== run 1 ==
==> flow/design.v (excerpt) <==
module maxfinder(clk, rst, start, x1, x2, x3, x4, eps, done, result);
input clk, start, rst;
input [4:0] x1, x2, x3, x4, eps;
output done;
output [4:0] result;
wire wen, wenep, sel, zer;
DataPath datapath(clk, rst, x1, x2, x3, x4, eps, wen, wenep, sel, zer, result);
controller con(clk, rst, start, zer, wen, wenep, sel, done);
endmodule
For scale: ~1500 cells after synthesis, about 120 flip-flops, ~34 I/O pins.
Settings: LEC_CHECK=0, ABC_AREA=1, CAP_MARGIN=5, CELL_PAD_IN_SITES_DETAIL_PLACEMENT=2, CELL_PAD_IN_SITES_GLOBAL_PLACEMENT=2, CORE_MARGIN=9, CORE_UTILIZATION=38, CTS_CLUSTER_DIAMETER=95, CTS_CLUSTER_SIZE=11, GPL_TIMING_DRIVEN=0, MIN_ROUTING_LAYER=met2, SLEW_MARGIN=10; clock period 6.48 ns.
run.sh (not shown) runs the stock make flow with config.mk's settings and CLKGATE_MAP_FILE=.
Modified inputs, run 2 compared to run 1
# run 1
export LEC_CHECK = 0
export ABC_AREA = 1
export CAP_MARGIN = 5
export CELL_PAD_IN_SITES_DETAIL_PLACEMENT = 2
export CELL_PAD_IN_SITES_GLOBAL_PLACEMENT = 2
export CORE_MARGIN = 9
export CORE_UTILIZATION = 38
export CTS_CLUSTER_DIAMETER = 95
export CTS_CLUSTER_SIZE = 11
export GPL_TIMING_DRIVEN = 0
export MIN_ROUTING_LAYER = met2
export SLEW_MARGIN = 10
create_clock -name core_clock -period 6.48 [get_ports {clk}]
# run 2
export LEC_CHECK = 0
export CAP_MARGIN = 20
export CORE_MARGIN = 2
export CORE_UTILIZATION = 72
export SLEW_MARGIN = 20
create_clock -name core_clock -period 4.99 [get_ports {clk}]
Run 1 went all the way through synthesis, placement and routing and the layout is clean on timing, DRC and antenna.
From the logs: run 2 reached the end of the flow and failed the layout checks with negative setup slack.
Run 2 against run 1: power density relative to cell area increased by 12% relative to the old numbers, number of nets in the layout moved down, non-clock buffer instance count of the final layout moved up.
A top metal layer carrying routed signals of met4 is what run 2 shows, while met5 belongs to run 1.
Setup changes, run 2 to run 3
# run 2
export LEC_CHECK = 0
export CAP_MARGIN = 20
export CORE_MARGIN = 2
export CORE_UTILIZATION = 72
export SLEW_MARGIN = 20
create_clock -name core_clock -period 4.99 [get_ports {clk}]
# run 3
export LEC_CHECK = 0
export CAP_MARGIN = 20
export CORE_MARGIN = 2
export CORE_UTILIZATION = 40
export SLEW_MARGIN = 20
create_clock -name core_clock -period 9.0 [get_ports {clk}]
[summary]
Of run 2 and run 3, just one finished clean: run 3. Net switching power: run 2 and run 3 compared, lower one is run 3. In run 3, the first-iteration DRC count came out 1061 below the value in run 2. Comparing run 2 and run 3, the lower final worst-path cycle share was measured on run 3. Final sum of negative setup slack was lower in run 2 than in run 3. Clock group share of total power: run 3 vs run 2 up 1.7 points. Detailed-route via count improves in run 3 relative to run 2. Compared with run 2, run 3 shows a lower total power draw. Diff run 2 -> run 3 | area inside the core boundary | up by more than half.
Modified inputs, run 4 compared to run 3
# run 3
export LEC_CHECK = 0
export CAP_MARGIN = 20
export CORE_MARGIN = 2
export CORE_UTILIZATION = 40
export SLEW_MARGIN = 20
create_clock -name core_clock -period 9.0 [get_ports {clk}]
# run 4
export LEC_CHECK = 0
export CAP_MARGIN = 20
export CORE_MARGIN = 2
export CORE_UTILIZATION = 40
export CTS_CLUSTER_DIAMETER = 266
export CTS_CLUSTER_SIZE = 99
export GPL_ROUTABILITY_DRIVEN = 0
export SLEW_MARGIN = 20
export TNS_END_PERCENT = 15
create_clock -name core_clock -period 9.0 [get_ports {clk}]
Findings:
Yosys-reported design area after synthesis came out exactly the same in run 3 and run 4. [compare] base=run 3 new=run 4: sum of internal, switching and leakage power held steady, worst setup slack held steady, summed negative setup slack over all endpoints held steady.
Edits applied to the flow inputs when going from run 4 to run 5:
# run 4
export LEC_CHECK = 0
export CAP_MARGIN = 20
export CORE_MARGIN = 2
export CORE_UTILIZATION = 40
export CTS_CLUSTER_DIAMETER = 266
export CTS_CLUSTER_SIZE = 99
export GPL_ROUTABILITY_DRIVEN = 0
export SLEW_MARGIN = 20
export TNS_END_PERCENT = 15
create_clock -name core_clock -period 9.0 [get_ports {clk}]
# run 5
export LEC_CHECK = 0
export CAP_MARGIN = 20
export CORE_ASPECT_RATIO = 1.99
export CORE_MARGIN = 4
export CORE_UTILIZATION = 40
export GPL_ROUTABILITY_DRIVEN = 1
export MAX_ROUTING_LAYER = met4
export MIN_ROUTING_LAYER = met1
export SETUP_SLACK_MARGIN = 2.31
export SLEW_MARGIN = 20
create_clock -name core_clock -period 9.0 [get_ports {clk}]
--- outcome ---
- Die size in run 5 is 5.0% higher than in run 4
- The destination of the critical timing path comes out datapath.my_x4.reg3.out in one run and datapath.my_x1.reg1.out in the other, namely in run 5 and run 4 respectively.
- Fraction of met1 tracks used by global routing ended up 7.3 points lower on run 5 than on run 4.
- Number of antenna violations at the first check in global routing, run 5 and run 4: lower on run 5
- Fraction of area in registers in run 5 is 0.18 points below run 4.
- When run 5 is measured against run 4, its multi-input gate share of the layout cell area turns out 0.56 points lower.
- On power per cell area, the higher figure sits with run 5, not run 4.
- Number of buffer cells added on primary ports: run 4 vs run 5 identical
- Run 5 ran to completion and came out clean on the timing, DRC and antenna checks.
- ~same post-synthesis simple-gate area fraction in run 5 and run 4
- Compared with run 4, run 5 shows average vias per placed instance that has gone up slightly.

========
maxfinder again, from the RTL that the note above started with.
clock: 3.73 ns
lec_check: 0
abc_area: 1
cap_margin: 40
core_aspect_ratio: 1.37
core_margin: 2
core_utilization: 72
cts_cluster_diameter: 221
cts_cluster_size: 92
setup_slack_margin: 0.72
slew_margin: 20
tns_end_percent: 5
The first run did not get past global routing.
Rerun with:
Settings changed: CAP_MARGIN 40 to 20, CORE_ASPECT_RATIO 1.37 to unset, CTS_CLUSTER_DIAMETER 221 to unset, CTS_CLUSTER_SIZE 92 to unset, PLACE_DENSITY_LB_ADDON set to 0.19, SETUP_SLACK_MARGIN 0.72 to unset, TNS_END_PERCENT 5 to unset.
Clock period 3.73 ns to 6.06 ns, I/O delays scaled along.
Effect: The new run went through all stages and came out clean; synthesized area is unchanged; die area barely changes; synthesized cell count is unchanged.
Rerun with:
Settings changed: ABC_AREA 1 to unset, PLACE_DENSITY set to 0.67, PLACE_DENSITY_LB_ADDON 0.19 to unset.
Clock period 6.06 ns to 5.58 ns, I/O delays scaled along.
Outcome: The new run ran to the end with violations: negative setup slack; sequential power rose by about 4%; final area rises by 6.2%; power is lower by 5.0%; sequential share of layout area decreases by 0.94 points; clock skew stays flat; cell count shrinks by 5.0%.
Rerun with:
Settings changed: CORE_UTILIZATION 72 to 46, PLACE_DENSITY 0.67 to unset.
Clock period 5.58 ns to 6.57 ns, I/O delays scaled along.
The new run ran to the end with no violations.
Clock skew went up by 0.0035 ns.
Design area falls by 4.4%.
Non-clock buffer count is lower by 63.
Sequential share of layout area rose by 0.67 points.
Global-route usage went down by 14 points.
Power is estimated from default activity; no workload was simulated.
